job 5425:
==> flow/design.v (excerpt) <==
module fix_audio_ns(
	output reg ack, 
	output reg overflow, 
	output reg [16-1:0] tx_data, 
	input [16-1:0] rx_data, 
	input [16+16+16+4-1:0] conf, 
	input req, 
	input enable, 
	input rstn, clk 
);
reg [5:0] cst;
localparam
	st_error = (53^(53>>1)),
	st_done = (52^(52>>1)),
	st_vol = (51^(51>>1)), st_load_vol = (50^(50>>1)),
	st_vol_idle = (49^(49>>1)),
	st_kal_update_eec = (48^(48>>1)), st_kal_update_load_eec = (47^(47>>1)),
	st_kal_update_es = (46^(46>>1)), st_kal_update_load_es = (45^(45>>1)),
	st_kal_update_k = (44^(44>>1)),
	st_kal_update_k_load = (43^(43>>1)), st_kal_update_k_1 = (42^(42>>1)),
	st_kal_idle = (40^(40>>1)),
	st_lpf_y0 = (38^(38>>1)), st_lpf_a1 = (37^(37>>1)), 
	st_lpf_a6 = (36^(36>>1)), st_lpf_load_a6 = (35^(35>>1)), 
	st_lpf_a5 = (34^(34>>1)), st_lpf_load_a5 = (33^(33>>1)), 
	st_lpf_a4 = (32^(32>>1)), st_lpf_load_a4 = (31^(31>>1)), 
	st_lpf_a3 = (30^(30>>1)), st_lpf_load_a3 = (29^(29>>1)), 
	st_lpf_a2 = (28^(28>>1)), st_lpf_load_a2 = (27^(27>>1)), 
	st_lpf_b6 = (26^(26>>1)), st_lpf_load_b6 = (25^(25>>1)), 
	st_lpf_b5 = (24^(24>>1)), st_lpf_load_b5 = (23^(23>>1)), 
	st_lpf_b4 = (22^(22>>1)), st_lpf_load_b4 = (21^(21>>1)), 
	st_lpf_b3 = (20^(20>>1)), st_lpf_load_b3 = (19^(19>>1)), 
	st_lpf_b2 = (18^(18>>1)), st_lpf_load_b2 = (17^(17>>1)), 
	st_lpf_b1 = (16^(16>>1)), st_lpf_load_b1 = (15^(15>>1)), 
	st_lpf_shift = (14^(14>>1)),
	st_hpf_y0 = (13^(13>>1)),
	st_hpf_a1 = (12^(12>>1)), st_hpf_load_a1 = (11^(11>>1)), 
	st_hpf_a2 = (10^(10>>1)), st_hpf_load_a2 = (09^(09>>1)), 
	st_hpf_b2 = (08^(08>>1)), st_hpf_load_b2 = (07^(07>>1)), 
	st_hpf_b1 = (06^(06>>1)), st_hpf_load_b1 = (05^(05>>1)), 
	st_hpf_shift = (04^(04>>1)),
	st_in_vol = (03^(03>>1)), st_load_in_vol = (02^(02>>1)),
	st_in_vol_idle = (01^(01>>1)),
	st_idle = (00^(00>>1));
wire [1:0] sel_hpf = conf[1:0];
wire sel_hpf_0p008 = sel_hpf == 2'b11;
wire sel_hpf_0p002 = sel_hpf == 2'b10;
wire sel_hpf_0p00025 = sel_hpf == 2'b01;
wire disable_hpf = sel_hpf == 2'b00;
wire [15:0] hpf_b1, hpf_b2, hpf_a1, hpf_a2;
fix_hpf_table u_fix_hpf_table(
	sel_hpf_0p008, sel_hpf_0p002, sel_hpf_0p00025, 
	hpf_b1, hpf_b2, 
	hpf_a1, hpf_a2
);
wire [1:0] sel_lpf = conf[3:2];
wire sel_lpf_0p75 = sel_lpf == 2'b01;
wire sel_lpf_0p325 = sel_lpf == 2'b10;
  ...
Size: about 520 flip-flops, ~90 I/O pins, about 61000 um^2 of cells after synthesis.
Settings: LEC_CHECK=0, CAP_MARGIN=20, CORE_MARGIN=2, CORE_UTILIZATION=71, CTS_CLUSTER_SIZE=36, SLEW_MARGIN=20; clock period 84.7 ns.
run.sh (not shown) runs the stock make flow with config.mk's settings and CLKGATE_MAP_FILE=.
Job 5425 finished all stages; the layout is clean.
The following lists how job 828 was set up differently from job 5425:
Settings: CTS_CLUSTER_SIZE: 36 -> unset; PLACE_DENSITY_LB_ADDON: unset -> 0.24; CORE_UTILIZATION: 71 -> 72; the clock period (ns, I/O delays scaled along): 84.7 -> 86.0.
Notes after the runs:
Job 828 completed every stage of the flow, and the final layout passed the timing, design-rule and antenna checks. Run comparison: job 828 worst setup path endpoint u_fixu.z[12]; job 5425 worst setup path endpoint u_fixu.z[8]. The summed instance area of the synthesized netlist on job 5425 is in line with that on job 828. In the flow results for job 828 and job 5425, the design area is smaller on job 828. Job 828 vs job 5425 on sequential share of layout area: job 828 is the higher one. Against job 5425, job 828 reports a full die area that is lower. When job 828 is set beside job 5425, its ratio of final minimum period to clock period turns out to be 0.44 points smaller. Between job 828 and job 5425, CTS buffer count is lower for job 5425, job 828 comes in above that. Row count of fill cells added during filler insertion: job 828 lower / job 5425 higher.
Modified inputs, job 2490 compared to job 828
Settings: removing PLACE_DENSITY_LB_ADDON (formerly 0.24); changing CORE_UTILIZATION from 72 to 40; changing the clock period (ns, I/O delays scaled along) from 86.0 to 90.0.
Findings:
Detailed-route wire length per cell down 8.0% in job 2490 wrt job 828. Post-placement worst setup slack delta for job 2490 relative to job 828: 2340 ps higher. Cell count after placement ends up higher on job 2490. Sort job 2490 and job 828 by required time at the endpoint of the critical path asc -> top: job 828.
Changes in job 496 relative to job 2490:
Settings: an added PLACE_DENSITY_LB_ADDON of 0.08; an added CORE_ASPECT_RATIO of 1.96; an added GPL_ROUTABILITY_DRIVEN of 1; an added MAX_ROUTING_LAYER of met5; an added SETUP_SLACK_MARGIN of 5.0; a change of CORE_MARGIN from 2 to 4; an added CELL_PAD_IN_SITES_DETAIL_PLACEMENT of 1; a change of SLEW_MARGIN from 20 to 5; an added MIN_ROUTING_LAYER of met1; an added CTS_CLUSTER_DIAMETER of 24; an added HOLD_SLACK_MARGIN of -0.07; a change of CAP_MARGIN from 20 to 10.
==> comparison <==
In the tables for job 2490 and job 496, non-clock buffer area fraction after layout reads higher with job 496.
Compared with job 2490, job 496 shows a higher global-route usage.
Diff job 2490 -> job 496: filler-free cell count of the finished design saw an increase; count of clock-buffer cells in the layout saw an increase.
